==> flow/design.v <==
`timescale 1 ns / 1 ps
module ame_sobel_filter #(
    parameter LINE_DATA_BITS = 7,
    parameter COMP_DATA_BITS = 8
) (
    input logic clk_i,
    input logic rst_n_i,
    input  logic comp_init_i,
    output logic comp_done_o,
    input logic [5:0] [LINE_DATA_BITS-1:0] line_data_i,
    output logic [3:0] [3:0] [COMP_DATA_BITS-1:0] comp_data_o
);
typedef enum logic [2:0] {
    IDLE   = 3'b000,
    COMP_1 = 3'b001,
    COMP_2 = 3'b010,
    COMP_3 = 3'b011,
    COMP_4 = 3'b100,
    COMP_5 = 3'b101,
    COMP_6 = 3'b110
} state_t;
state_t ctl_sta;
logic [5:0] [1:0] [COMP_DATA_BITS-1:0] line_data;
logic [3:0] [3:0] [COMP_DATA_BITS-1:0] comp_data;
typedef enum logic {
    DATA_1 = 1'b0,
    DATA_2 = 1'b1
} comp_data_t;
generate
    for (genvar i = 0; i < 6; i++) begin: comp_block
        assign line_data[i][DATA_1] = line_data_i[i];
        assign line_data[i][DATA_2] = line_data_i[i] << 1;
    end
endgenerate
logic comp_done;
assign comp_done_o = comp_done;
assign comp_data_o = comp_data;
always_ff @(posedge clk_i or negedge rst_n_i)
begin
    if (!rst_n_i) begin
        ctl_sta <= IDLE;
        comp_done <= 'b0;
        comp_data <= 'b0;
    end else begin
        case (ctl_sta)
            IDLE:
                ctl_sta <= comp_init_i ? COMP_1 : ctl_sta;
            COMP_1:
                ctl_sta <= COMP_2;
            COMP_2:
                ctl_sta <= COMP_3;
            COMP_3:
                ctl_sta <= COMP_4;
            COMP_4:
                ctl_sta <= COMP_5;
            COMP_5:
                ctl_sta <= COMP_6;
            COMP_6:
                ctl_sta <= comp_init_i ? COMP_1 : IDLE;
            default:
                ctl_sta <= IDLE;
        endcase
        comp_done <= (ctl_sta == COMP_6);
        case (ctl_sta)
            IDLE:
                comp_data <= 'b0;
            COMP_1: begin
                comp_data[0][0] <= - line_data[0][DATA_1] - line_data[1][DATA_2] - line_data[2][DATA_1];
                comp_data[1][0] <= - line_data[1][DATA_1] - line_data[2][DATA_2] - line_data[3][DATA_1];
                comp_data[2][0] <= - line_data[2][DATA_1] - line_data[3][DATA_2] - line_data[4][DATA_1];
                comp_data[3][0] <= - line_data[3][DATA_1] - line_data[4][DATA_2] - line_data[5][DATA_1];
            end
            COMP_2: begin
                comp_data[0][1] <= - line_data[0][DATA_1] - line_data[1][DATA_2] - line_data[2][DATA_1];
                comp_data[1][1] <= - line_data[1][DATA_1] - line_data[2][DATA_2] - line_data[3][DATA_1];
                comp_data[2][1] <= - line_data[2][DATA_1] - line_data[3][DATA_2] - line_data[4][DATA_1];
                comp_data[3][1] <= - line_data[3][DATA_1] - line_data[4][DATA_2] - line_data[5][DATA_1];
            end
            COMP_3: begin
                comp_data[0][0] <= comp_data[0][0] + line_data[0][DATA_1] + line_data[1][DATA_2] + line_data[2][DATA_1];
                comp_data[1][0] <= comp_data[1][0] + line_data[1][DATA_1] + line_data[2][DATA_2] + line_data[3][DATA_1];
                comp_data[2][0] <= comp_data[2][0] + line_data[2][DATA_1] + line_data[3][DATA_2] + line_data[4][DATA_1];
                comp_data[3][0] <= comp_data[3][0] + line_data[3][DATA_1] + line_data[4][DATA_2] + line_data[5][DATA_1];
                comp_data[0][2] <= - line_data[0][DATA_1] - line_data[1][DATA_2] - line_data[2][DATA_1];
                comp_data[1][2] <= - line_data[1][DATA_1] - line_data[2][DATA_2] - line_data[3][DATA_1];
                comp_data[2][2] <= - line_data[2][DATA_1] - line_data[3][DATA_2] - line_data[4][DATA_1];
                comp_data[3][2] <= - line_data[3][DATA_1] - line_data[4][DATA_2] - line_data[5][DATA_1];
            end
            COMP_4: begin
                comp_data[0][1] <= comp_data[0][1] + line_data[0][DATA_1] + line_data[1][DATA_2] + line_data[2][DATA_1];
                comp_data[1][1] <= comp_data[1][1] + line_data[1][DATA_1] + line_data[2][DATA_2] + line_data[3][DATA_1];
                comp_data[2][1] <= comp_data[2][1] + line_data[2][DATA_1] + line_data[3][DATA_2] + line_data[4][DATA_1];
                comp_data[3][1] <= comp_data[3][1] + line_data[3][DATA_1] + line_data[4][DATA_2] + line_data[5][DATA_1];
                comp_data[0][3] <= - line_data[0][DATA_1] - line_data[1][DATA_2] - line_data[2][DATA_1];
                comp_data[1][3] <= - line_data[1][DATA_1] - line_data[2][DATA_2] - line_data[3][DATA_1];
                comp_data[2][3] <= - line_data[2][DATA_1] - line_data[3][DATA_2] - line_data[4][DATA_1];
                comp_data[3][3] <= - line_data[3][DATA_1] - line_data[4][DATA_2] - line_data[5][DATA_1];
            end
            COMP_5: begin
                comp_data[0][2] <= comp_data[0][2] + line_data[0][DATA_1] + line_data[1][DATA_2] + line_data[2][DATA_1];
                comp_data[1][2] <= comp_data[1][2] + line_data[1][DATA_1] + line_data[2][DATA_2] + line_data[3][DATA_1];
                comp_data[2][2] <= comp_data[2][2] + line_data[2][DATA_1] + line_data[3][DATA_2] + line_data[4][DATA_1];
                comp_data[3][2] <= comp_data[3][2] + line_data[3][DATA_1] + line_data[4][DATA_2] + line_data[5][DATA_1];
            end
            COMP_6: begin
                comp_data[0][3] <= comp_data[0][3] + line_data[0][DATA_1] + line_data[1][DATA_2] + line_data[2][DATA_1];
                comp_data[1][3] <= comp_data[1][3] + line_data[1][DATA_1] + line_data[2][DATA_2] + line_data[3][DATA_1];
                comp_data[2][3] <= comp_data[2][3] + line_data[2][DATA_1] + line_data[3][DATA_2] + line_data[4][DATA_1];
                comp_data[3][3] <= comp_data[3][3] + line_data[3][DATA_1] + line_data[4][DATA_2] + line_data[5][DATA_1];
            end
            default:
                comp_data <= 'b0;
        endcase
    end
end
endmodule
==> flow/run.sh <==
#!/bin/bash
# the make line also repeats each setting of config.mk as NAME=value (left out here)
make -C /OpenROAD-flow-scripts/flow DESIGN_CONFIG=/design/flow/config.mk WORK_HOME=/design/flow/orfs CLKGATE_MAP_FILE= finish
==> flow/config.mk <==
export PLATFORM = sky130hd
export DESIGN_NAME = ame_sobel_filter
export DESIGN_NICKNAME = ame_sobel_filter
export VERILOG_FILES = /design/flow/design.v
export SDC_FILE = /design/flow/constraint.sdc
export NUM_CORES = 4
export LEC_CHECK = 0
export ABC_AREA = 1
export CAP_MARGIN = 20
export CELL_PAD_IN_SITES_DETAIL_PLACEMENT = 2
export CORE_ASPECT_RATIO = 0.94
export CORE_MARGIN = 2
export CORE_UTILIZATION = 61
export CTS_CLUSTER_DIAMETER = 356
export GPL_ROUTABILITY_DRIVEN = 0
export GPL_TIMING_DRIVEN = 0
export MAX_ROUTING_LAYER = met4
export SETUP_SLACK_MARGIN = 1.64
export SLEW_MARGIN = 20
export TNS_END_PERCENT = 5
==> flow/constraint.sdc <==
create_clock -name core_clock -period 7.68 [get_ports {clk_i}]
set_input_delay 1.5360 -clock core_clock [delete_from_list [all_inputs] [get_ports {clk_i}]]
set_output_delay 1.5360 -clock core_clock [all_outputs]
set_load 0.01 [all_outputs]
==> results of run 1 <==
==> through the flow <==
stage / instances / setup slack [ns] / area (µm²) / hold slack (ns)
after floorplan: 2135 / 3.699 / 15590 / 0.4078
after global placement: 2627 / -1.028 / 17720 / 0.4201
==> GITHUB_STEP_SUMMARY, run 1 <==
### Metrics collected by this job

| Metric | Value |
|---|---|
| Status | `aborted with a tool error` |
| Failing step | `detailed placement` |
| Err | `[ERROR DPL-0033] detailed placement checks failed during check placement.` |
| Dominant synthesized flop cell | `dfrtp_1` |
| Synth Area in XOR/XNOR | `0.7544%` |
| Synth Area in Simple Gates | `27.06%` |
| Asr flop ratio synth | `100.0%` |
| Yosys top cell area share | `21.67%` |
| Cell area after synthesis | `15590 µm²` |
| # rows | `56` |
| Dominant combinational family | `adder cells` |
| Buffers on Ports | `173` |
| Post-synth EDFFs | `0` |
| Seq share, synth | `21.84%` |
| Cell Type Count | `27` |
| Mapped Nets | `2474` |
| Syn avg cell area | `7.303 µm²` |
| Syn. warnings | `1` |
| Top cells, area | `dfrtp_1 22%, fa_1 20%, nand2_1 16%, ha_1 11%, inv_1 9.4%` |
| Synth Register Bits | `136` |
| Core area | `25010 µm²` |
| Die width | `168.9 µm` |
| Ys cells | `2135` |
| Initial Util | `62.33%` |
| Area leader, netlist | `dfrtp_1` |
| Gate Count Post-Synth | `2135` |
| Compound Share, Synth | `7.897%` |
| Ports | `174` |
| Post-Synth Adder-Cell Area | `31.20%` |
| Yosys stat chip area | `15590 µm²` |
| Chip Area | `26850 µm²` |
| Count leader, synth | `nand2_1` |
| Commonest cells post-synth | `682 x nand2_1, 389 x inv_1, 158 x fa_1, 136 x ha_1, 135 x dfrtp_1` |
| Die Y | `159 µm` |
| Post-synth mux share | `0%` |
==> run 2: changes to the inputs <==
- ABC_AREA: 1 -> unset
- CAP_MARGIN: 20 -> 5
- CELL_PAD_IN_SITES_DETAIL_PLACEMENT: 2 -> unset
- CORE_ASPECT_RATIO: 0.94 -> unset
- CORE_UTILIZATION: 61 -> 70
- CTS_CLUSTER_DIAMETER: 356 -> 52
- CTS_CLUSTER_SIZE: unset -> 40
- GPL_ROUTABILITY_DRIVEN: 0 -> unset
- GPL_TIMING_DRIVEN: 0 -> unset
- MAX_ROUTING_LAYER: met4 -> unset
- PLACE_DENSITY: unset -> 0.65
- SETUP_SLACK_MARGIN: 1.64 -> unset
- TNS_END_PERCENT: 5 -> unset
- clock period: 7.68 -> 3.34 ns (I/O delays scaled with it)
==> run 2 against run 1 <==
The flow stops in global routing. Area after synthesis fell by 8.8%. Synthesized cell count fell by 31%. Die area fell by 20%.
==> GITHUB_STEP_SUMMARY, run 2 <==
### Metrics collected by this job

| Metric | Value |
|---|---|
| Syn. warnings | `1` |
| Count leader, synth | `inv_1` |
| Synth Register Bits | `136` |
| Chip Area | `21460 µm²` |
| Post-synth EDFFs | `0` |
| # rows | `52` |
| Mapped Nets | `1811` |
| Num Clock Sinks | `136` |
| Die Y | `146.5 µm` |
| Post-synth mux share | `0%` |
| Placed Instance Area | `17750 µm²` |
| Cell area after synthesis | `14210 µm²` |
| Syn avg cell area | `9.655 µm²` |
| Err | `[ERROR GRT-0232] Routing congestion too high. Check the congestion heatmap in the GUI.` |
| Num CTS Buffers | `17` |
| Dpl hpwl | `35.63 mm` |
| Core area | `20100 µm²` |
| Gate Count Post-Synth | `1472` |
| Ports | `174` |
| GRT Total Usage | `82.41%` |
| Root Driver | `clkbuf_16` |
| Failing step | `global routing` |
| Die width | `146.5 µm` |
| Yosys top cell area share | `23.77%` |
| Initial Util | `70.69%` |
| Compound Share, Synth | `20.93%` |
| Buffers on Ports | `173` |
| Cell Type Count | `45` |
| Post-Synth Adder-Cell Area | `34.23%` |
| Ys cells | `1472` |
| Htree depth | `4` |
| Synth Area in XOR/XNOR | `6.083%` |
| Status | `aborted with a tool error` |
| Synth Area in Simple Gates | `6.268%` |
| Cts-stage hold buffer count | `0` |
| Area leader, netlist | `dfrtp_1` |
| Placed Cells | `2089` |
| Dominant combinational family | `adder cells` |
| Routability cong. | `0.9140` |
| Gr ovfl total | `91` |
| Seq share, synth | `23.95%` |
| Top cells, area | `dfrtp_1 24%, fa_1 22%, ha_1 12%, inv_1 6.4%, a21oi_1 5.4%` |
| Asr flop ratio synth | `100.0%` |
| Commonest cells post-synth | `242 x inv_1, 158 x fa_1, 152 x a21oi_1, 136 x ha_1, 135 x dfrtp_1` |
| Dominant synthesized flop cell | `dfrtp_1` |
| Yosys stat chip area | `14210 µm²` |
| Max Buffers Root-to-Sink | `2` |
==> run 2: repair_timing <==
action | in CTS
buffers inserted | 17
setup endpoints to repair | 69
gates resized | 189
pin swaps | 81
==> run 2: stage by stage <==
step	setup slack, ns	total power, W
after floorplan	0.009107	0.009622
after global placement	-0.8183	0.01416
after detailed placement	-0.8973	0.01490
after CTS	0.00001776	0.01808
==> run 2: routing by layer <==
layer | GRT overflow | GRT usage (%)
met3 | 1 | 69.00
met5 | 0 | 27.05
met4 | 52 | 85.34
met1 | 3 | 82.86
met2 | 35 | 96.37
==> run 3: changes to the inputs <==
- CAP_MARGIN: 5 -> 20
- CORE_UTILIZATION: 70 -> 72
- CTS_CLUSTER_DIAMETER: 52 -> unset
- CTS_CLUSTER_SIZE: 40 -> unset
- PLACE_DENSITY: 0.65 -> unset
- SETUP_SLACK_MARGIN: unset -> 0.97
- clock period: 3.34 -> 3.84 ns (I/O delays scaled with it)
==> run 3 against run 2 <==
The run fails in clock tree synthesis. Die area decreased by 2.7%. Synthesized cell count unchanged. Area after synthesis unchanged.
==> GITHUB_STEP_SUMMARY, run 3 <==
### Metrics collected by this job

| Metric | Value |
|---|---|
| Post-Synth Adder-Cell Area | `34.23%` |
| Count leader, synth | `inv_1` |
| Mapped Nets | `1811` |
| Core area | `19400 µm²` |
| # rows | `51` |
| Placed Instance Area | `18150 µm²` |
| Asr flop ratio synth | `100.0%` |
| Die width | `144.5 µm` |
| Ports | `174` |
| Top cells, area | `dfrtp_1 24%, fa_1 22%, ha_1 12%, inv_1 6.4%, a21oi_1 5.4%` |
| Commonest cells post-synth | `242 x inv_1, 158 x fa_1, 152 x a21oi_1, 136 x ha_1, 135 x dfrtp_1` |
| Compound Share, Synth | `20.93%` |
| Yosys top cell area share | `23.77%` |
| Synth Register Bits | `136` |
| Gate Count Post-Synth | `1472` |
| Ys cells | `1472` |
| Syn avg cell area | `9.655 µm²` |
| Die Y | `144.5 µm` |
| Buffers on Ports | `173` |
| Post-synth EDFFs | `0` |
| Status | `aborted with a tool error` |
| Err | `[ERROR DPL-0038] Utilization greater than 100%, impossible to legalize` |
| Chip Area | `20880 µm²` |
| Dominant synthesized flop cell | `dfrtp_1` |
| Cell Type Count | `45` |
| Failing step | `clock tree synthesis` |
| Cell area after synthesis | `14210 µm²` |
| Routability cong. | `0.9005` |
| Initial Util | `73.26%` |
| Dpl hpwl | `39.41 mm` |
| Seq share, synth | `23.95%` |
| Synth Area in Simple Gates | `6.268%` |
| Yosys stat chip area | `14210 µm²` |
| Post-synth mux share | `0%` |
| Syn. warnings | `1` |
| Dominant combinational family | `adder cells` |
| Area leader, netlist | `dfrtp_1` |
| Synth Area in XOR/XNOR | `6.083%` |
-- run 3: through the flow --
| step | setup slack [ns] | std cells |
|---|---|---|
| after floorplan | 0.5107 | 1472 |
| after global placement | -0.3059 | 2012 |
| after detailed placement | -0.4466 | 2012 |
==> run 4: changes to the inputs <==
- CELL_PAD_IN_SITES_GLOBAL_PLACEMENT: unset -> 2
- CORE_MARGIN: 2 -> 6
- CORE_UTILIZATION: 72 -> 37
- GPL_TIMING_DRIVEN: unset -> 0
- MAX_ROUTING_LAYER: unset -> met4
- MIN_ROUTING_LAYER: unset -> met2
- PLACE_DENSITY_LB_ADDON: unset -> 0.14
- SETUP_SLACK_MARGIN: 0.97 -> 1.22
- clock period: 3.84 -> 7.55 ns (I/O delays scaled with it)
==> run 4 against run 3 <==
Now clean on timing, DRC and antenna. Die area grew 110%. Area after synthesis unchanged. Synthesized cell count is the same.
==> GITHUB_STEP_SUMMARY, run 4 <==
### Metrics collected by this job

| Metric | Value |
|---|---|
| Hold Fails Final Rpt | `0` |
| R2r setup slk | `4.29 ns` |
| Clk latency late pin | `0.48 ns` |
| NumNets Final | `2006` |
| Dominant combinational family | `adder cells` |
| Count leader, synth | `inv_1` |
| Crit-path cells | `clkdlybuf4s50_1, inv_1, fa_1, inv_1, fa_1, ha_1, fa_1, a21o_1, a21oi_1, xnor2_1, a221oi_1, a32oi_1` |
| Arr. time, crit path | `5.86 ns` |
| Post-synth EDFFs | `0` |
| # rows | `71` |
| Die Y | `208.0 µm` |
| Initial detailed-routing violation count | `3219` |
| Commonest cells post-synth | `242 x inv_1, 158 x fa_1, 152 x a21oi_1, 136 x ha_1, 135 x dfrtp_1` |
| Core area | `37760 µm²` |
| CP max stage cell | `clkdlybuf4s50_1` |
| Initial antenna violation count | `0` |
| Compound Share, Synth | `20.93%` |
| Final setup fails | `0` |
| Cell repeated most along the worst path | `fa_1` |
| Ys cells | `1472` |
| Chip Area | `43260 µm²` |
| Reg power frac | `19.3%` |
| Top cells, area | `dfrtp_1 24%, fa_1 22%, ha_1 12%, inv_1 6.4%, a21oi_1 5.4%` |
| Period minus WS final | `5.566 ns` |
| Cell area after synthesis | `14210 µm²` |
| Setup crit end | `comp_data[54]` |
| Max Freq | `179.7 MHz` |
| Area grow syn2layout | `21.34%` |
| Hold Path Stages | `0` |
| Yosys stat chip area | `14210 µm²` |
| Worst slack, placed | `1.691 ns` |
| # DRC | `0` |
| TritonCTS clock tree | `done` |
| Post-CTS Setup Bufs | `0` |
| Gr ovfl total | `0` |
| Vias in the first global route | `18933` |
| DRT Pass-1 Iters | `9` |
| Worst rel slew slack | `14.60%` |
| Synth Area in Simple Gates | `6.268%` |
| CP Launch Type | `input pin` |
| Worst r2r dst | `comp_data[54]` |
| Post-layout period usage | `73.72%` |
| Syn. warnings | `1` |
| Hold endpoint | `ctl_sta[6]` |
| Max rail drop VDD | `0.2262 mV` |
| Sw Pwr | `0.003440 W` |
| Pint | `0.003574 W` |
| Yosys top cell area share | `23.77%` |
| Placed Cells | `2159` |
| Worst Tran Pin Value | `1.281 ns` |
| Worst path max stage delay | `1.08 ns` |
| Via count | `16964` |
| Tool warning count | `30` |
| CP Depth | `12` |
| Leading power group | `combinational cells` |
| Combinational share of power | `67.5%` |
| Cell Type Count | `45` |
| Asr flop ratio synth | `100.0%` |
| Worst setup path start | `line_data_i[14]` |
| CP top delay family | `buffers and inverters` |
| Clock power share | `13.2%` |
| Worst r2r path cells | `9` |
| Ports | `174` |
| Setup CP Type | `in -> reg` |
| Sw Share | `49.05%` |
| Slew Viols, Final | `0` |
| Seq share, synth | `23.95%` |
| Htree depth | `4` |
| Via density | `7.728` |
| Placed Instance Area | `16650 µm²` |
| Routed Antenna Nets | `0` |
| Synth Area in XOR/XNOR | `6.083%` |
| Root Driver | `clkbuf_16` |
| Critical R2R Launch | `comp_data[48]` |
| Worst path buffer plus inverter count | `3` |
| Status | `timing/DRC/antenna clean` |
| Max cap viols | `0` |
| Worst Skew | `0.01489 ns` |
| Finished Layout Cells | `2195` |
| Num CTS Buffers | `17` |
| Seq group | `0.00136 W` |
| Num Clock Sinks | `136` |
| Comb pwr | `0.00473 W` |
| Hold_sp | `ctl_sta[2]` |
| Cts-stage hold buffer count | `0` |
| Buffers on Ports | `173` |
| Leakage | `8.042 nW` |
| Post-CTS resize count | `0` |
| Routability cong. | `0.9653` |
| Synth Register Bits | `136` |
| Max FO, Critical Path | `10` |
| Post-route cell area | `17250 µm²` |
| Worst EP required | `7.85 ns` |
| Mapped Nets | `1811` |
| Dominant synthesized flop cell | `dfrtp_1` |
| CP Capture Type | `flip-flop` |
| Max Buffers Root-to-Sink | `2` |
| Power density over the cells | `406.7 nW/µm²` |
| First-pass GRT wire length | `89.20 mm` |
| WL final | `62.16 mm` |
| Largest net degree at the start of global routing | `82` |
| Drt wl/cell | `28.32 µm` |
| Area leader, netlist | `dfrtp_1` |
| GRT Total Usage | `44.45%` |
| Reg clk slew, reported paths | `0.07 ns` |
| Clock net power | `0.000926 W` |
| Final setup margin | `1.984 ns` |
| Initial Util | `37.64%` |
| Die width | `208.0 µm` |
| Post-Synth Adder-Cell Area | `34.23%` |
| Kind of path behind the tightest hold check | `reg -> reg` |
| Syn avg cell area | `9.655 µm²` |
| RSZ-0062 raised after global routing | `no` |
| Gate Count Post-Synth | `1472` |
| Post-synth mux share | `0%` |
| Dpl hpwl | `43.49 mm` |
## run 4: area by class of cell
class	instances	area, µm²
Clock buffer	24	481.7
Sequential cell	136	3405
Inverter	243	912.1
Timing Repair Buffer	176	1783
Antenna cell	4	10.01
Multi-Input combinational cell	1038	9604
Clock inverter	8	95.09
Buffer	55	315.3
Tap cell	511	639.4
Fill cell	3716	20510
## run 4: metal layers
layer	vias up	track usage, %	part of all wire, %
li1	5371	-	-
met1	5933	-	0
met2	5086	48.90	45
met3	574	62.08	44
met4	0	8.785	11
met5	-	-	0
## run 4: through the flow
step / util (%) / hold WS [ns] / power [W] / TNS (ns)
6_report: 45.68 / 0.3911 / 0.007013 / 0
3_3_place_gp: 43.92 / 0.3718 / 0.005814 / -227.14
4_1_cts: 45.62 / 0.3923 / 0.006781 / 0
3_5_place_dp: 44.09 / 0.3774 / 0.005855 / 0
5_1_grt: 45.65 / 0.4016 / 0.007577 / 0
2_1_floorplan: - / 0.3685 / 0.004254 / 0
==> run 5: changes to the inputs <==
- CAP_MARGIN: 20 -> 5
- CELL_PAD_IN_SITES_GLOBAL_PLACEMENT: 2 -> unset
- CORE_MARGIN: 6 -> 2
- CORE_UTILIZATION: 37 -> 70
- CTS_CLUSTER_DIAMETER: unset -> 52
- CTS_CLUSTER_SIZE: unset -> 40
- GPL_TIMING_DRIVEN: 0 -> unset
- MAX_ROUTING_LAYER: met4 -> unset
- MIN_ROUTING_LAYER: met2 -> unset
- PLACE_DENSITY: unset -> 0.65
- PLACE_DENSITY_LB_ADDON: 0.14 -> unset
- SETUP_SLACK_MARGIN: 1.22 -> unset
- clock period: 7.55 -> 3.31 ns (I/O delays scaled with it)
==> run 5 against run 4 <==
The flow now stops in global routing. Synthesized cell count is the same. Area after synthesis did not move. Die area down 50%.
==> GITHUB_STEP_SUMMARY, run 5 <==
### Metrics collected by this job

| Metric | Value |
|---|---|
| Area leader, netlist | `dfrtp_1` |
| Max Buffers Root-to-Sink | `2` |
| Dominant synthesized flop cell | `dfrtp_1` |
| Root Driver | `clkbuf_16` |
| Synth Register Bits | `136` |
| Buffers on Ports | `173` |
| Core area | `20100 µm²` |
| Status | `aborted with a tool error` |
| Post-synth EDFFs | `0` |
| Dominant combinational family | `adder cells` |
| Compound Share, Synth | `20.93%` |
| Ports | `174` |
| Seq share, synth | `23.95%` |
| Routability cong. | `0.9522` |
| Post-Synth Adder-Cell Area | `34.23%` |
| Num CTS Buffers | `17` |
| Syn. warnings | `1` |
| Chip Area | `21460 µm²` |
| Htree depth | `4` |
| Cts-stage hold buffer count | `0` |
| Yosys top cell area share | `23.77%` |
| Gr ovfl total | `109` |
| Synth Area in Simple Gates | `6.268%` |
| Asr flop ratio synth | `100.0%` |
| Yosys stat chip area | `14210 µm²` |
| Worst slack, placed | `-0.8722 ns` |
| Placed Cells | `2074` |
| Ys cells | `1472` |
| Gate Count Post-Synth | `1472` |
| Cell area after synthesis | `14210 µm²` |
| Cell Type Count | `45` |
| Die width | `146.5 µm` |
| Initial Util | `70.69%` |
| Count leader, synth | `inv_1` |
| Commonest cells post-synth | `242 x inv_1, 158 x fa_1, 152 x a21oi_1, 136 x ha_1, 135 x dfrtp_1` |
| Mapped Nets | `1811` |
| Failing step | `global routing` |
| Synth Area in XOR/XNOR | `6.083%` |
| Post-synth mux share | `0%` |
| Syn avg cell area | `9.655 µm²` |
| Die Y | `146.5 µm` |
| Num Clock Sinks | `136` |
| Dpl hpwl | `35.64 mm` |
| # rows | `52` |
| GRT Total Usage | `81.84%` |
| Top cells, area | `dfrtp_1 24%, fa_1 22%, ha_1 12%, inv_1 6.4%, a21oi_1 5.4%` |
| Err | `[ERROR GRT-0232] Routing congestion too high. Check the congestion heatmap in the GUI.` |
## run 5: stage by stage
step / TNS, ns / utilization [%] / total power, W / hold WS, ns / instance area (µm²)
2_1_floorplan: -0.005306 / - / 0.009711 / 0.3664 / 14220
3_3_place_gp: -41.40 / 87.69 / 0.01411 / 0.5114 / 17630
3_5_place_dp: -47.56 / 87.69 / 0.01480 / 0.5465 / 17630
4_1_cts: -0.05920 / 94.13 / 0.01842 / 0.2885 / 18920
## run 5: timing repair
item,4_1_cts
endpoints found under the setup margin,69
pin swaps,93
gates resized,207
buffers inserted,14
## run 5: layer usage
layer | track usage, % | overflow
met1 | 82.73 | 1
met3 | 69.47 | 3
met4 | 81.94 | 50
met5 | 22.50 | 0
met2 | 96.27 | 55
==> run 6: changes to the inputs <==
- ABC_AREA: unset -> 1
- CAP_MARGIN: 5 -> 20
- CORE_ASPECT_RATIO: unset -> 0.5
- CORE_UTILIZATION: 70 -> 72
- CTS_CLUSTER_DIAMETER: 52 -> 321
- CTS_CLUSTER_SIZE: 40 -> 98
- PLACE_DENSITY: 0.65 -> 0.39
- SETUP_SLACK_MARGIN: unset -> -0.31
- TNS_END_PERCENT: unset -> 10
- clock period: 3.31 -> 3.17 ns (I/O delays scaled with it)
==> run 6 against run 5 <==
Area after synthesis grew 9.7%. Die area rose by 6.8%. The run again fails in global routing. Synthesized cell count grew 45%.
==> GITHUB_STEP_SUMMARY, run 6 <==
### Metrics collected by this job

| Metric | Value |
|---|---|
| Failing step | `global routing` |
| Gr ovfl total | `276` |
| # rows | `37` |
| Placed Cells | `2733` |
| Buffers on Ports | `173` |
| Cell area after synthesis | `15590 µm²` |
| Seq share, synth | `21.84%` |
| Initial Util | `74.67%` |
| Commonest cells post-synth | `682 x nand2_1, 389 x inv_1, 158 x fa_1, 136 x ha_1, 135 x dfrtp_1` |
| Dominant synthesized flop cell | `dfrtp_1` |
| Htree depth | `4` |
| Root Driver | `clkbuf_16` |
| Yosys stat chip area | `15590 µm²` |
| Cell Type Count | `27` |
| Routability cong. | `1.005` |
| Post-synth EDFFs | `0` |
| Num Clock Sinks | `136` |
| Err | `[ERROR GRT-0232] Routing congestion too high. Check the congestion heatmap in the GUI.` |
| Ports | `174` |
| Syn. warnings | `1` |
| Dominant combinational family | `adder cells` |
| Yosys top cell area share | `21.67%` |
| Chip Area | `22920 µm²` |
| Compound Share, Synth | `7.897%` |
| Post-CTS Setup Bufs | `0` |
| Die Y | `108.1 µm` |
| Area leader, netlist | `dfrtp_1` |
| Count leader, synth | `nand2_1` |
| Mapped Nets | `2474` |
| Gate Count Post-Synth | `2135` |
| Dpl hpwl | `43.62 mm` |
| Num CTS Buffers | `17` |
| Ys cells | `2135` |
| Status | `aborted with a tool error` |
| Max Buffers Root-to-Sink | `2` |
| Top cells, area | `dfrtp_1 22%, fa_1 20%, nand2_1 16%, ha_1 11%, inv_1 9.4%` |
| Die width | `212.1 µm` |
| Synth Area in XOR/XNOR | `0.7544%` |
| Asr flop ratio synth | `100.0%` |
| GRT Total Usage | `89.90%` |
| Worst slack, placed | `-0.8644 ns` |
| Syn avg cell area | `7.303 µm²` |
| Core area | `20880 µm²` |
| Synth Register Bits | `136` |
| Synth Area in Simple Gates | `27.06%` |
| Post-synth mux share | `0%` |
| Post-Synth Adder-Cell Area | `31.20%` |
-- run 6: per-stage QoR --
stage | power [W] | hold slack, ns | instance area, µm²
after global placement | 0.01303 | 0.4932 | 18820
after floorplan | 0.009272 | 0.3384 | 15590
after CTS | 0.01650 | 0.1048 | 19440
after detailed placement | 0.01378 | 0.5024 | 18820
-- run 6: layer usage --
| metal | overflow | track usage, % |
|---|---|---|
| met1 | 30 | 87.72 |
| met2 | 132 | 99.65 |
| met3 | 27 | 83.56 |
| met4 | 82 | 90.24 |
| met5 | 5 | 70.26 |
-- run 6: timing repair --
| action | in CTS |
|---|---|
| hold endpoints to repair | 0 |
| setup endpoints to repair | 22 |
| resized | 17 |
| hold buffers | 0 |
==> run 7: changes to the inputs <==
- ABC_AREA: 1 -> unset
- CAP_MARGIN: 20 -> 5
- CORE_ASPECT_RATIO: 0.5 -> unset
- CORE_UTILIZATION: 72 -> 70
- CTS_CLUSTER_DIAMETER: 321 -> 52
- CTS_CLUSTER_SIZE: 98 -> 40
- PLACE_DENSITY: 0.39 -> unset
- SETUP_SLACK_MARGIN: -0.31 -> 1.03
- TNS_END_PERCENT: 10 -> unset
- clock period: 3.17 -> 3.71 ns (I/O delays scaled with it)
==> run 7 against run 6 <==
The run fails in clock tree synthesis. Die area decreased by 6.4%. Synthesized cell count down 31%. Area after synthesis down 8.8%.
==> GITHUB_STEP_SUMMARY, run 7 <==
### Metrics collected by this job

| Metric | Value |
|---|---|
| Top cells, area | `dfrtp_1 24%, fa_1 22%, ha_1 12%, inv_1 6.4%, a21oi_1 5.4%` |
| Mapped Nets | `1811` |
| Cell area after synthesis | `14210 µm²` |
| Chip Area | `21460 µm²` |
| Synth Area in Simple Gates | `6.268%` |
| Buffers on Ports | `173` |
| Worst slack, placed | `-0.5677 ns` |
| Area leader, netlist | `dfrtp_1` |
| Dpl hpwl | `38.27 mm` |
| Yosys stat chip area | `14210 µm²` |
| Compound Share, Synth | `20.93%` |
| Status | `aborted with a tool error` |
| Yosys top cell area share | `23.77%` |
| Synth Area in XOR/XNOR | `6.083%` |
| Syn. warnings | `1` |
| Ys cells | `1472` |
| Dominant synthesized flop cell | `dfrtp_1` |
| Die Y | `146.5 µm` |
| Gate Count Post-Synth | `1472` |
| Initial Util | `70.69%` |
| # rows | `52` |
| Err | `[ERROR DPL-0038] Utilization greater than 100%, impossible to legalize` |
| Asr flop ratio synth | `100.0%` |
| Dominant combinational family | `adder cells` |
| Failing step | `clock tree synthesis` |
| Post-synth EDFFs | `0` |
| Post-synth mux share | `0%` |
| Cell Type Count | `45` |
| Post-Synth Adder-Cell Area | `34.23%` |
| Count leader, synth | `inv_1` |
| Seq share, synth | `23.95%` |
| Syn avg cell area | `9.655 µm²` |
| Routability cong. | `0.9250` |
| Synth Register Bits | `136` |
| Die width | `146.5 µm` |
| Ports | `174` |
| Commonest cells post-synth | `242 x inv_1, 158 x fa_1, 152 x a21oi_1, 136 x ha_1, 135 x dfrtp_1` |
| Core area | `20100 µm²` |
==> run 7: metrics by stage <==
stage	total power [W]	instances	utilization, %	TNS, ns	cell area (µm²)
3_3_place_gp	0.01349	2049	91.49	-13.33	18390
3_5_place_dp	0.01453	2049	91.49	-21.05	18390
2_1_floorplan	0.009848	1472	-	0	15160
==> run 8: changes to the inputs <==
- CAP_MARGIN: 5 -> 20
- CORE_UTILIZATION: 70 -> 66
- CTS_CLUSTER_DIAMETER: 52 -> unset
- CTS_CLUSTER_SIZE: 40 -> unset
- SETUP_SLACK_MARGIN: 1.03 -> unset
- clock period: 3.71 -> 4.03 ns (I/O delays scaled with it)
==> run 8 against run 7 <==
Now clean on timing, DRC and antenna. Area after synthesis did not move. Synthesized cell count did not move. Die area rose by 5.9%.
==> GITHUB_STEP_SUMMARY, run 8 <==
### Metrics collected by this job

| Metric | Value |
|---|---|
| Count leader, synth | `inv_1` |
| Arr. time, crit path | `4.31 ns` |
| Mapped Nets | `1811` |
| Die width | `150.7 µm` |
| Largest net degree at the start of global routing | `65` |
| CP Launch Type | `input pin` |
| Sw Share | `45.54%` |
| Cell area after synthesis | `14210 µm²` |
| Post-synth mux share | `0%` |
| Routed Antenna Nets | `0` |
| Finished Layout Cells | `2056` |
| Vias in the first global route | `13292` |
| Placed Cells | `2024` |
| Yosys top cell area share | `23.77%` |
| Worst path buffer plus inverter count | `3` |
| Reg clk slew, reported paths | `0.07 ns` |
| CP top delay family | `adder cells` |
| Via count | `12784` |
| WL final | `44.17 mm` |
| Setup CP Type | `in -> reg` |
| Buffers on Ports | `173` |
| Clock power share | `12.5%` |
| Clk latency late pin | `0.43 ns` |
| NumNets Final | `2107` |
| Core area | `21090 µm²` |
| Reg power frac | `18.3%` |
| Worst r2r path cells | `9` |
| Combinational share of power | `69.2%` |
| Chip Area | `22720 µm²` |
| CP max stage cell | `fa_1` |
| TritonCTS clock tree | `done` |
| Worst Skew | `0.01209 ns` |
| Leading power group | `combinational cells` |
| Leakage | `8.640 nW` |
| Seq group | `0.00249 W` |
| Cell Type Count | `45` |
| Worst EP required | `4.40 ns` |
| Routability cong. | `0.9436` |
| Pint | `0.007402 W` |
| Worst path max stage delay | `0.73 ns` |
| Critical R2R Launch | `comp_data[48]` |
| Htree depth | `4` |
| CP Depth | `11` |
| First-pass GRT wire length | `70.17 mm` |
| Final Core Density | `84.67%` |
| Status | `timing/DRC/antenna clean` |
| Period minus WS final | `3.942 ns` |
| Commonest cells post-synth | `242 x inv_1, 158 x fa_1, 152 x a21oi_1, 136 x ha_1, 135 x dfrtp_1` |
| Dominant synthesized flop cell | `dfrtp_1` |
| Tool warning count | `33` |
| Dominant combinational family | `adder cells` |
| Num CTS Buffers | `17` |
| Synth Register Bits | `136` |
| Max cap viols | `0` |
| RSZ-0062 raised after global routing | `yes` |
| Max Freq | `253.7 MHz` |
| Hold Fails Final Rpt | `0` |
| CP Capture Type | `flip-flop` |
| Yosys stat chip area | `14210 µm²` |
| Total power | `0.01359 W` |
| Ports | `174` |
| Crit-path cells | `clkdlybuf4s50_1, inv_1, fa_1, fa_1, inv_1, ha_1, a211oi_1, o21bai_1, a2111o_1, o211a_1, a21oi_2` |
| Worst setup path start | `line_data_i[24]` |
| Post-layout period usage | `97.83%` |
| Max FO, Critical Path | `4` |
| Compound Share, Synth | `20.93%` |
| Post-route cell area | `17850 µm²` |
| Area leader, netlist | `dfrtp_1` |
| Synth Area in Simple Gates | `6.268%` |
| Post-synth EDFFs | `0` |
| Num Clock Sinks | `136` |
| Placed Instance Area | `17210 µm²` |
| Drt wl/cell | `21.48 µm` |
| Worst rel slew slack | `42.69%` |
| Initial Util | `67.40%` |
| Power density over the cells | `761.2 nW/µm²` |
| Asr flop ratio synth | `100.0%` |
| Gr ovfl total | `0` |
| Initial detailed-routing violation count | `1122` |
| Final antenna diode count | `0` |
| Post-Synth Adder-Cell Area | `34.23%` |
| Final setup fails | `0` |
| Max rail drop VDD | `0.4437 mV` |
| Worst Tran Pin Value | `0.8597 ns` |
| Synth Area in XOR/XNOR | `6.083%` |
| Seq share, synth | `23.95%` |
| Root Driver | `clkbuf_16` |
| Setup crit end | `comp_data[127]` |
| DRT Pass-1 Iters | `6` |
| Syn avg cell area | `9.655 µm²` |
| Die Y | `150.7 µm` |
| Sw Pwr | `0.006189 W` |
| R2r setup slk | `0.99 ns` |
| # rows | `53` |
| Ys cells | `1472` |
| # DRC | `0` |
| Slew Viols, Final | `0` |
| Area grow syn2layout | `25.63%` |
| GRT Total Usage | `40.79%` |
| Via density | `6.218` |
| Clock net power | `0.00169 W` |
| Dpl hpwl | `32.62 mm` |
| Top cells, area | `dfrtp_1 24%, fa_1 22%, ha_1 12%, inv_1 6.4%, a21oi_1 5.4%` |
| Initial antenna violation count | `0` |
| Comb pwr | `0.00941 W` |
| Gate Count Post-Synth | `1472` |
| Kind of path behind the tightest hold check | `in -> async` |
| Worst r2r dst | `comp_data[54]` |
| Syn. warnings | `1` |
| Max Buffers Root-to-Sink | `2` |
run 8: layout make-up:
| class | instances | area [µm²] |
|---|---|---|
| flip-flops and latches | 136 | 3408 |
| fillers | 1231 | 3233 |
| multi-input cells | 1038 | 9632 |
| well taps | 275 | 344.1 |
| repair buffers | 332 | 2939 |
| clock buffers | 17 | 425.4 |
| inverters | 243 | 912.1 |
| clock inverters | 15 | 193.9 |
run 8: per-stage QoR:
step | setup WS, ns | setup TNS, ns | hold slack, ns
finish | 0.08761 | 0 | 0.3616
detailed placement | -0.3649 | -7.126 | 0.5402
CTS | 0.01128 | 0 | 0.3795
floorplan | 0.4520 | 0 | 0.3685
global route | -0.03723 | -0.1088 | 0.4071
global placement | -0.3392 | -4.454 | 0.5166
run 8: timing repair:
item | in CTS | in global routing
hold endpoints to repair | 0 | 0
buffers inserted | 0 | 0
pin swaps | 0 | 1
setup endpoints to repair | 1 | 10
gates resized | 1 | 6
hold buffers | 0 | 0
run 8: layer usage:
layer / vias to the layer above / routed length, µm / part of all wire, % / GRT usage (%)
li1: 5642 / - / - / -
met4: 0 / 1741 / 3.9 / 16.73
met3: 137 / 5174 / 12 / 11.45
met2: 860 / 19750 / 45 / 62.05
met1: 6145 / 17510 / 40 / 55.45
met5: - / 0 / 0 / 0
==> run 9: changes to the inputs <==
- ABC_AREA: unset -> 1
- CELL_PAD_IN_SITES_DETAIL_PLACEMENT: unset -> 0
- CELL_PAD_IN_SITES_GLOBAL_PLACEMENT: unset -> 3
- CORE_ASPECT_RATIO: unset -> 1.55
- CORE_MARGIN: 2 -> 3
- CORE_UTILIZATION: 66 -> 56
- CTS_CLUSTER_DIAMETER: unset -> 192
- CTS_CLUSTER_SIZE: unset -> 89
- MAX_ROUTING_LAYER: unset -> met4
- SLEW_MARGIN: 20 -> 10
- TNS_END_PERCENT: unset -> 65
- clock period: 4.03 -> 6.25 ns (I/O delays scaled with it)
==> run 9 against run 8 <==
The flow now stops in global placement without I/O. Die area up 32%. Area after synthesis up 9.7%. Synthesized cell count up 45%.
==> GITHUB_STEP_SUMMARY, run 9 <==
### Metrics collected by this job

| Metric | Value |
|---|---|
| Syn avg cell area | `7.303 µm²` |
| Post-synth EDFFs | `0` |
| Core area | `27210 µm²` |
| Mapped Nets | `2474` |
| Seq share, synth | `21.84%` |
| Initial Util | `57.29%` |
| # rows | `75` |
| Ys cells | `2135` |
| Cell Type Count | `27` |
| Synth Area in Simple Gates | `27.06%` |
| Err | `[ERROR GPL-0301] Utilization 128.892 % exceeds 100%.` |
| Area leader, netlist | `dfrtp_1` |
| Yosys stat chip area | `15590 µm²` |
| Dominant combinational family | `adder cells` |
| Die Y | `213.7 µm` |
| Compound Share, Synth | `7.897%` |
| Top cells, area | `dfrtp_1 22%, fa_1 20%, nand2_1 16%, ha_1 11%, inv_1 9.4%` |
| Syn. warnings | `1` |
| Dominant synthesized flop cell | `dfrtp_1` |
| Cell area after synthesis | `15590 µm²` |
| Post-synth mux share | `0%` |
| Post-Synth Adder-Cell Area | `31.20%` |
| Status | `aborted with a tool error` |
| Gate Count Post-Synth | `2135` |
| Count leader, synth | `nand2_1` |
| Synth Area in XOR/XNOR | `0.7544%` |
| Chip Area | `29930 µm²` |
| Failing step | `global placement without I/O` |
| Synth Register Bits | `136` |
| Die width | `140.0 µm` |
| Yosys top cell area share | `21.67%` |
| Asr flop ratio synth | `100.0%` |
| Commonest cells post-synth | `682 x nand2_1, 389 x inv_1, 158 x fa_1, 136 x ha_1, 135 x dfrtp_1` |
==> run 10: changes to the inputs <==
- ABC_AREA: 1 -> unset
- CELL_PAD_IN_SITES_DETAIL_PLACEMENT: 0 -> unset
- CELL_PAD_IN_SITES_GLOBAL_PLACEMENT: 3 -> unset
- CORE_ASPECT_RATIO: 1.55 -> unset
- CORE_MARGIN: 3 -> 2
- CORE_UTILIZATION: 56 -> 72
- CTS_CLUSTER_DIAMETER: 192 -> unset
- CTS_CLUSTER_SIZE: 89 -> 10
- MAX_ROUTING_LAYER: met4 -> unset
- SETUP_SLACK_MARGIN: unset -> 0.26
- SLEW_MARGIN: 10 -> 20
- TNS_END_PERCENT: 65 -> unset
- clock period: 6.25 -> 1.53 ns (I/O delays scaled with it)
==> run 10 against run 9 <==
The run fails in detailed placement. Area after synthesis shrank 8.8%. Die area decreased by 30%. Synthesized cell count decreased by 31%.
==> GITHUB_STEP_SUMMARY, run 10 <==
### Metrics collected by this job

| Metric | Value |
|---|---|
| Cell area after synthesis | `14210 µm²` |
| Synth Area in Simple Gates | `6.268%` |
| Core area | `19400 µm²` |
| Asr flop ratio synth | `100.0%` |
| Ports | `174` |
| Synth Register Bits | `136` |
| Yosys stat chip area | `14210 µm²` |
| Compound Share, Synth | `20.93%` |
| Mapped Nets | `1811` |
| Post-Synth Adder-Cell Area | `34.23%` |
| Count leader, synth | `inv_1` |
| Buffers on Ports | `173` |
| Ys cells | `1472` |
| Die width | `144.5 µm` |
| Synth Area in XOR/XNOR | `6.083%` |
| Initial Util | `73.26%` |
| Syn avg cell area | `9.655 µm²` |
| Area leader, netlist | `dfrtp_1` |
| Gate Count Post-Synth | `1472` |
| Post-synth EDFFs | `0` |
| Cell Type Count | `45` |
| Err | `[ERROR DPL-0038] Utilization greater than 100%, impossible to legalize` |
| # rows | `51` |
| Dominant combinational family | `adder cells` |
| Top cells, area | `dfrtp_1 24%, fa_1 22%, ha_1 12%, inv_1 6.4%, a21oi_1 5.4%` |
| Post-synth mux share | `0%` |
| Routability cong. | `1.020` |
| Dominant synthesized flop cell | `dfrtp_1` |
| Failing step | `detailed placement` |
| Syn. warnings | `1` |
| Yosys top cell area share | `23.77%` |
| Commonest cells post-synth | `242 x inv_1, 158 x fa_1, 152 x a21oi_1, 136 x ha_1, 135 x dfrtp_1` |
| Chip Area | `20880 µm²` |
| Status | `aborted with a tool error` |
| Die Y | `144.5 µm` |
| Seq share, synth | `23.95%` |
run 10: stage by stage:
stage | cells | setup slack, ns | hold slack (ns) | power, W
global placement | 2219 | -2.021 | 0.2903 | 0.03531
floorplan | 1472 | -1.337 | 0.01041 | 0.02432
==> run 11: changes to the inputs <==
- CORE_UTILIZATION: 72 -> 70
- CTS_CLUSTER_SIZE: 10 -> unset
- SETUP_SLACK_MARGIN: 0.26 -> 1.15
- clock period: 1.53 -> 4.09 ns (I/O delays scaled with it)
==> run 11 against run 10 <==
The run fails in global routing. Die area up 2.8%. Area after synthesis did not move. Synthesized cell count is the same.
==> GITHUB_STEP_SUMMARY, run 11 <==
### Metrics collected by this job

| Metric | Value |
|---|---|
| Placed Cells | `1927` |
| Syn. warnings | `1` |
| Num CTS Buffers | `17` |
| Num Clock Sinks | `136` |
| Synth Register Bits | `136` |
| Asr flop ratio synth | `100.0%` |
| Core area | `20100 µm²` |
| Worst slack, placed | `-0.1608 ns` |
| Routability cong. | `0.9489` |
| Top cells, area | `dfrtp_1 24%, fa_1 22%, ha_1 12%, inv_1 6.4%, a21oi_1 5.4%` |
| Failing step | `global routing` |
| Post-Synth Adder-Cell Area | `34.23%` |
| Die width | `146.5 µm` |
| Post-synth mux share | `0%` |
| Yosys top cell area share | `23.77%` |
| Commonest cells post-synth | `242 x inv_1, 158 x fa_1, 152 x a21oi_1, 136 x ha_1, 135 x dfrtp_1` |
| Synth Area in Simple Gates | `6.268%` |
| Dpl hpwl | `32.96 mm` |
| Gate Count Post-Synth | `1472` |
| Area leader, netlist | `dfrtp_1` |
| Placed Instance Area | `17460 µm²` |
| Syn avg cell area | `9.655 µm²` |
| Synth Area in XOR/XNOR | `6.083%` |
| Initial Util | `70.69%` |
| Htree depth | `4` |
| Count leader, synth | `inv_1` |
| Seq share, synth | `23.95%` |
| Ys cells | `1472` |
| Cell area after synthesis | `14210 µm²` |
| Status | `aborted with a tool error` |
| Yosys stat chip area | `14210 µm²` |
| Root Driver | `clkbuf_16` |
| Post-synth EDFFs | `0` |
| Chip Area | `21460 µm²` |
| Buffers on Ports | `173` |
| Die Y | `146.5 µm` |
| Err | `[ERROR DPL-0038] Utilization greater than 100%, impossible to legalize` |
| Mapped Nets | `1811` |
| Dominant combinational family | `adder cells` |
| Ports | `174` |
| # rows | `52` |
| Cell Type Count | `45` |
| Cts-stage hold buffer count | `0` |
| Dominant synthesized flop cell | `dfrtp_1` |
| Compound Share, Synth | `20.93%` |
| Max Buffers Root-to-Sink | `2` |
run 11: per-stage QoR:
stage          hold WS, ns  TNS [ns]  power (W)
2_1_floorplan       0.3685         0   0.008933
3_3_place_gp        0.5125   -0.1138    0.01145
3_5_place_dp        0.5329    -1.287    0.01199
4_1_cts             0.4760         0    0.01541
run 11: timing repair:
| item | in CTS |
|---|---|
| pin swaps | 224 |
| setup buffers | 69 |
| resized | 308 |
| setup endpoints to repair | 96 |
==> run 12: changes to the inputs <==
- CAP_MARGIN: 20 -> 5
- CORE_UTILIZATION: 70 -> 71
- SETUP_SLACK_MARGIN: 1.15 -> unset
- clock period: 4.09 -> 2.35 ns (I/O delays scaled with it)
==> run 12 against run 11 <==
The flow stops in clock tree synthesis. Synthesized cell count did not move. Die area fell by 1.4%. Area after synthesis did not move.
==> GITHUB_STEP_SUMMARY, run 12 <==
### Metrics collected by this job

| Metric | Value |
|---|---|
| Core area | `19530 µm²` |
| Count leader, synth | `inv_1` |
| Ports | `174` |
| Seq share, synth | `23.95%` |
| Initial Util | `72.79%` |
| Cell area after synthesis | `14210 µm²` |
| Buffers on Ports | `173` |
| Mapped Nets | `1811` |
| Synth Area in XOR/XNOR | `6.083%` |
| Yosys top cell area share | `23.77%` |
| Failing step | `clock tree synthesis` |
| Dpl hpwl | `47.67 mm` |
| Synth Area in Simple Gates | `6.268%` |
| Commonest cells post-synth | `242 x inv_1, 158 x fa_1, 152 x a21oi_1, 136 x ha_1, 135 x dfrtp_1` |
| # rows | `51` |
| Chip Area | `21160 µm²` |
| Cell Type Count | `45` |
| Die Y | `145.5 µm` |
| Routability cong. | `0.9555` |
| Syn avg cell area | `9.655 µm²` |
| Compound Share, Synth | `20.93%` |
| Die width | `145.5 µm` |
| Area leader, netlist | `dfrtp_1` |
| Yosys stat chip area | `14210 µm²` |
| Post-synth mux share | `0%` |
| Ys cells | `1472` |
| Err | `[ERROR DPL-0038] Utilization greater than 100%, impossible to legalize` |
| Status | `aborted with a tool error` |
| Gate Count Post-Synth | `1472` |
| Dominant synthesized flop cell | `dfrtp_1` |
| Syn. warnings | `1` |
| Synth Register Bits | `136` |
| Asr flop ratio synth | `100.0%` |
| Dominant combinational family | `adder cells` |
| Top cells, area | `dfrtp_1 24%, fa_1 22%, ha_1 12%, inv_1 6.4%, a21oi_1 5.4%` |
| Post-synth EDFFs | `0` |
| Post-Synth Adder-Cell Area | `34.23%` |
## run 12: stage by stage
step | TNS (ns) | instance area (µm²) | hold WS [ns] | setup slack, ns | cells
3_3_place_gp | -116.30 | 18990 | 0.4658 | -1.397 | 2107
3_5_place_dp | -134.96 | 18990 | 0.4712 | -1.793 | 2107
2_1_floorplan | -32.43 | 15170 | 0.1744 | -0.6813 | 1472
==> run 13: changes to the inputs <==
- ABC_AREA: unset -> 1
- CAP_MARGIN: 5 -> 20
- CELL_PAD_IN_SITES_DETAIL_PLACEMENT: unset -> 2
- CORE_ASPECT_RATIO: unset -> 1.09
- CORE_UTILIZATION: 71 -> 40
- CTS_CLUSTER_SIZE: unset -> 68
- GPL_ROUTABILITY_DRIVEN: unset -> 1
- GPL_TIMING_DRIVEN: unset -> 1
- HOLD_SLACK_MARGIN: unset -> -0.01
- MIN_ROUTING_LAYER: unset -> met2
- PLACE_DENSITY_LB_ADDON: unset -> 0.09
- SLEW_MARGIN: 20 -> 10
- clock period: 2.35 -> 2.4 ns (I/O delays scaled with it)
==> run 13 against run 12 <==
The run fails in detailed placement. Area after synthesis is 9.7% higher. Die area is 92% higher. Synthesized cell count is 45% higher.
==> GITHUB_STEP_SUMMARY, run 13 <==
### Metrics collected by this job

| Metric | Value |
|---|---|
| Routability cong. | `0.9487` |
| Synth Area in XOR/XNOR | `0.7544%` |
| Count leader, synth | `nand2_1` |
| Top cells, area | `dfrtp_1 22%, fa_1 20%, nand2_1 16%, ha_1 11%, inv_1 9.4%` |
| Status | `aborted with a tool error` |
| Asr flop ratio synth | `100.0%` |
| Compound Share, Synth | `7.897%` |
| Die width | `193.1 µm` |
| Ys cells | `2135` |
| Synth Area in Simple Gates | `27.06%` |
| Buffers on Ports | `173` |
| Commonest cells post-synth | `682 x nand2_1, 389 x inv_1, 158 x fa_1, 136 x ha_1, 135 x dfrtp_1` |
| Post-synth mux share | `0%` |
| Dominant synthesized flop cell | `dfrtp_1` |
| Failing step | `detailed placement` |
| Cell area after synthesis | `15590 µm²` |
| Core area | `38470 µm²` |
| Die Y | `210.1 µm` |
| Syn avg cell area | `7.303 µm²` |
| Yosys stat chip area | `15590 µm²` |
| Seq share, synth | `21.84%` |
| Dominant combinational family | `adder cells` |
| Ports | `174` |
| # rows | `75` |
| Initial Util | `40.52%` |
| Gate Count Post-Synth | `2135` |
| Cell Type Count | `27` |
| Err | `[ERROR DPL-0033] detailed placement checks failed during check placement.` |
| Synth Register Bits | `136` |
| Post-synth EDFFs | `0` |
| Syn. warnings | `1` |
| Post-Synth Adder-Cell Area | `31.20%` |
| Chip Area | `40570 µm²` |
| Mapped Nets | `2474` |
| Area leader, netlist | `dfrtp_1` |
| Yosys top cell area share | `21.67%` |
-- run 13: per-stage QoR --
stage             hold slack, ns  instances  TNS [ns]  setup WS, ns  cell area (µm²)
floorplan                 0.1844       2135    -21.41       -0.3816            16420
global placement          0.3487       2954   -103.40        -1.255            20130
==> run 14: changes to the inputs <==
- CELL_PAD_IN_SITES_DETAIL_PLACEMENT: 2 -> unset
- CORE_ASPECT_RATIO: 1.09 -> 0.5
- CORE_UTILIZATION: 40 -> 72
- CTS_CLUSTER_DIAMETER: unset -> 321
- CTS_CLUSTER_SIZE: 68 -> 98
- GPL_ROUTABILITY_DRIVEN: 1 -> unset
- GPL_TIMING_DRIVEN: 1 -> unset
- HOLD_SLACK_MARGIN: -0.01 -> unset
- MIN_ROUTING_LAYER: met2 -> unset
- PLACE_DENSITY: unset -> 0.39
- PLACE_DENSITY_LB_ADDON: 0.09 -> unset
- SLEW_MARGIN: 10 -> 20
- clock period: 2.4 -> 3.1 ns (I/O delays scaled with it)
==> run 14 against run 13 <==
The flow stops in global routing. Die area fell by 44%. Synthesized cell count unchanged. Area after synthesis unchanged.
==> GITHUB_STEP_SUMMARY, run 14 <==
### Metrics collected by this job

| Metric | Value |
|---|---|
| Area leader, netlist | `dfrtp_1` |
| Count leader, synth | `nand2_1` |
| Num Clock Sinks | `136` |
| Yosys stat chip area | `15590 µm²` |
| Ys cells | `2135` |
| Num CTS Buffers | `17` |
| # rows | `37` |
| Gr ovfl total | `334` |
| Initial Util | `74.67%` |
| Seq share, synth | `21.84%` |
| Root Driver | `clkbuf_16` |
| Err | `[ERROR GRT-0116] Global routing finished with congestion. Check the congestion regions in the DRC Viewer.` |
| Htree depth | `4` |
| Top cells, area | `dfrtp_1 22%, fa_1 20%, nand2_1 16%, ha_1 11%, inv_1 9.4%` |
| Syn. warnings | `1` |
| Post-Synth Adder-Cell Area | `31.20%` |
| GRT Total Usage | `90.36%` |
| Mapped Nets | `2474` |
| Asr flop ratio synth | `100.0%` |
| Compound Share, Synth | `7.897%` |
| Post-synth EDFFs | `0` |
| Cts-stage hold buffer count | `0` |
| Dominant synthesized flop cell | `dfrtp_1` |
| Commonest cells post-synth | `682 x nand2_1, 389 x inv_1, 158 x fa_1, 136 x ha_1, 135 x dfrtp_1` |
| Gate Count Post-Synth | `2135` |
| Placed Cells | `2736` |
| Post-synth mux share | `0%` |
| Synth Register Bits | `136` |
| Die width | `212.1 µm` |
| Status | `aborted with a tool error` |
| Worst slack, placed | `-0.8808 ns` |
| Dpl hpwl | `43.51 mm` |
| Chip Area | `22920 µm²` |
| Cell area after synthesis | `15590 µm²` |
| Failing step | `global routing` |
| Die Y | `108.1 µm` |
| Core area | `20880 µm²` |
| Ports | `174` |
| Cell Type Count | `27` |
| Buffers on Ports | `173` |
| Yosys top cell area share | `21.67%` |
| Syn avg cell area | `7.303 µm²` |
| Synth Area in XOR/XNOR | `0.7544%` |
| Max Buffers Root-to-Sink | `2` |
| Dominant combinational family | `adder cells` |
| Routability cong. | `0.9796` |
| Synth Area in Simple Gates | `27.06%` |
## run 14: layer usage
layer / GRT usage, % / GRT overflow
met1: 87.21 / 45
met2: 100.7 / 161
met3: 85.54 / 26
met4: 90.59 / 98
met5: 65.09 / 4
## run 14: through the flow
stage          utilization [%]  total power, W  instance area (µm²)
2_1_floorplan                -        0.009481                15590
4_1_cts                  96.93         0.01776                20240
3_5_place_dp             90.27         0.01413                18850
3_3_place_gp             90.27         0.01338                18850
## run 14: repair_timing
action / 4_1_cts
pin swaps: 53
endpoints found under the setup margin: 80
setup buffers: 12
gates resized: 226
==> run 15: changes to the inputs <==
- ABC_AREA: 1 -> unset
- CAP_MARGIN: 20 -> 30
- CORE_ASPECT_RATIO: 0.5 -> 1.4
- CORE_UTILIZATION: 72 -> 40
- CTS_CLUSTER_DIAMETER: 321 -> 342
- CTS_CLUSTER_SIZE: 98 -> 99
- HOLD_SLACK_MARGIN: unset -> 0.28
- PLACE_DENSITY: 0.39 -> unset
- TNS_END_PERCENT: unset -> 15
- clock period: 3.1 -> 5.0 ns (I/O delays scaled with it)
==> run 15 against run 14 <==
Area after synthesis is 8.8% lower. Synthesized cell count is 31% lower. The run now finishes clean. Die area is 62% higher.
==> GITHUB_STEP_SUMMARY, run 15 <==
### Metrics collected by this job

| Metric | Value |
|---|---|
| Status | `timing/DRC/antenna clean` |
| Syn avg cell area | `9.655 µm²` |
| Synth Area in XOR/XNOR | `6.083%` |
| Die Y | `227.0 µm` |
| Buffers on Ports | `173` |
| Max rail drop VDD | `0.2206 mV` |
| Setup TNS | `0 ns` |
| Setup CP Type | `in -> reg` |
| Worst setup path start | `line_data_i[15]` |
| Dominant combinational family | `adder cells` |
| Hold endpoint | `ctl_sta[0]` |
| Compound Share, Synth | `20.93%` |
| Worst path max stage delay | `0.52 ns` |
| Num Clock Sinks | `136` |
| Dominant synthesized flop cell | `dfrtp_1` |
| Initial Util | `40.65%` |
| Seq group | `0.00202 W` |
| Leakage | `7.949 nW` |
| Leading power group | `combinational cells` |
| Combinational share of power | `66.4%` |
| CP Capture Type | `flip-flop` |
| Area leader, netlist | `dfrtp_1` |
| Post-Synth Adder-Cell Area | `34.23%` |
| Max FO, Critical Path | `4` |
| Clock power share | `13.5%` |
| Cell Type Count | `45` |
| CP Depth | `12` |
| Worst EP required | `5.30 ns` |
| Asr flop ratio synth | `100.0%` |
| Initial antenna violation count | `1` |
| Grt peak-use layer | `met2` |
| NumNets Final | `1965` |
| Yosys stat chip area | `14210 µm²` |
| Reg power frac | `20.1%` |
| Met1 usage | `30.31%` |
| Area grow syn2layout | `19.39%` |
| Sw Share | `46.27%` |
| # rows | `81` |
| Gate Count Post-Synth | `1472` |
| Comb area | `9610 µm²` |
| Critical R2R Launch | `comp_data[48]` |
| Via count | `11598` |
| Clock net power | `0.00135 W` |
| Chip Area | `37080 µm²` |
| Worst Skew | `0.008615 ns` |
| Htree depth | `4` |
| Pint | `0.005386 W` |
| Sw Pwr | `0.004638 W` |
| R2r setup slk | `1.95 ns` |
| Hold Path Stages | `2` |
| GRT Total Usage | `25.46%` |
| Mapped Nets | `1811` |
| TritonCTS clock tree | `done` |
| Flop area | `3412 µm²` |
| Synth Register Bits | `136` |
| Crit-path cells | `clkdlybuf4s50_1, inv_1, fa_1, inv_1, fa_1, ha_1, fa_1, a21o_1, a21oi_1, xnor2_1, a221oi_1, a32oi_1` |
| DRT Pass-1 Iters | `5` |
| Seq share, synth | `23.95%` |
| Placed Cells | `2063` |
| Count leader, synth | `inv_1` |
| Yosys top cell area share | `23.77%` |
| Comb pwr | `0.00665 W` |
| Final setup fails | `0` |
| Syn. warnings | `1` |
| Drt wl/cell | `21.46 µm` |
| Tool warning count | `30` |
| Post-route cell area | `16970 µm²` |
| Commonest cells post-synth | `242 x inv_1, 158 x fa_1, 152 x a21oi_1, 136 x ha_1, 135 x dfrtp_1` |
| First-pass GRT wire length | `70.46 mm` |
| Largest net degree at the start of global routing | `69` |
| Top cells, area | `dfrtp_1 24%, fa_1 22%, ha_1 12%, inv_1 6.4%, a21oi_1 5.4%` |
| CP top delay family | `adder cells` |
| Post-layout period usage | `82.18%` |
| Cts-stage hold buffer count | `0` |
| Routed Antenna Nets | `0` |
| Synth Area in Simple Gates | `6.268%` |
| Worst path buffer plus inverter count | `3` |
| Num CTS Buffers | `17` |
| Max Buffers Root-to-Sink | `2` |
| Power density over the cells | `590.8 nW/µm²` |
| Routability cong. | `0.8698` |
| RSZ-0062 raised after global routing | `no` |
| Vias in the first global route | `12248` |
| Worst r2r path cells | `9` |
| Root Driver | `clkbuf_16` |
| Max cap viols | `0` |
| Cell repeated most along the worst path | `fa_1` |
| Via density | `5.533` |
| Ys cells | `1472` |
| # DRC | `0` |
| Dpl hpwl | `34.15 mm` |
| Core area | `34960 µm²` |
| Slew Viols, Final | `0` |
| Initial detailed-routing violation count | `713` |
| Post-CTS Setup Bufs | `0` |
| Gr ovfl total | `0` |
| Ports | `174` |
| Worst Tran Pin Value | `0.9353 ns` |
| Post-CTS resize count | `0` |
| Placed Instance Area | `16370 µm²` |
| CP max stage cell | `clkdlybuf4s50_1` |
| Cell area after synthesis | `14210 µm²` |
| Hold_sp | `ctl_sta[0]` |
| CP Launch Type | `input pin` |
| Period minus WS final | `4.109 ns` |
| GR Util met3 | `3.316%` |
| Finished Layout Cells | `2096` |
| GR Util met2 | `44.83%` |
| Arr. time, crit path | `4.41 ns` |
| Reg clk slew, reported paths | `0.06 ns` |
| WL final | `44.99 mm` |
| Clk latency late pin | `0.47 ns` |
| Post-synth EDFFs | `0` |
| Max Freq | `243.4 MHz` |
| Hold Fails Final Rpt | `0` |
| Die width | `163.3 µm` |
| FILL cells | `3324` |
| Kind of path behind the tightest hold check | `reg -> reg` |
| Post-synth mux share | `0%` |
| Setup crit end | `comp_data[54]` |
| Worst r2r dst | `comp_data[54]` |
| Worst rel slew slack | `37.65%` |
-- run 15: per-stage QoR --
| stage | hold WS [ns] | power, W | setup slack [ns] | util [%] |
|---|---|---|---|---|
| 3_3_place_gp | 0.5118 | 0.008522 | 0.4769 | 46.81 |
| 4_1_cts | 0.5342 | 0.01008 | 0.9135 | 48.52 |
| 5_1_grt | 0.5938 | 0.01097 | 0.6991 | 48.53 |
| 3_5_place_dp | 0.5238 | 0.008668 | 0.4197 | 46.81 |
| 2_1_floorplan | 0.3685 | 0.006423 | 1.228 | - |
| 6_report | 0.5329 | 0.01002 | 0.8909 | 48.53 |
-- run 15: layout make-up --
class	count	share of cell area [%]
Antenna cell	1	0.01475
Clock inverter	11	0.7005
Tap cell	456	3.363
Multi-Input combinational cell	1038	56.64
Timing Repair Buffer	190	10.97
Clock buffer	21	2.832
Sequential cell	136	20.11
Inverter	243	5.376
-- run 15: routing by layer --
layer / vias to the layer above / share of wire [%] / wire length (µm)
li1: 5356 / - / -
met1: 5773 / 39 / 17460
met2: 368 / 51 / 22950
met3: 101 / 5.0 / 2266
met4: 0 / 5.1 / 2311
met5: - / 0 / 0
Power and IR drop assume default switching activity.
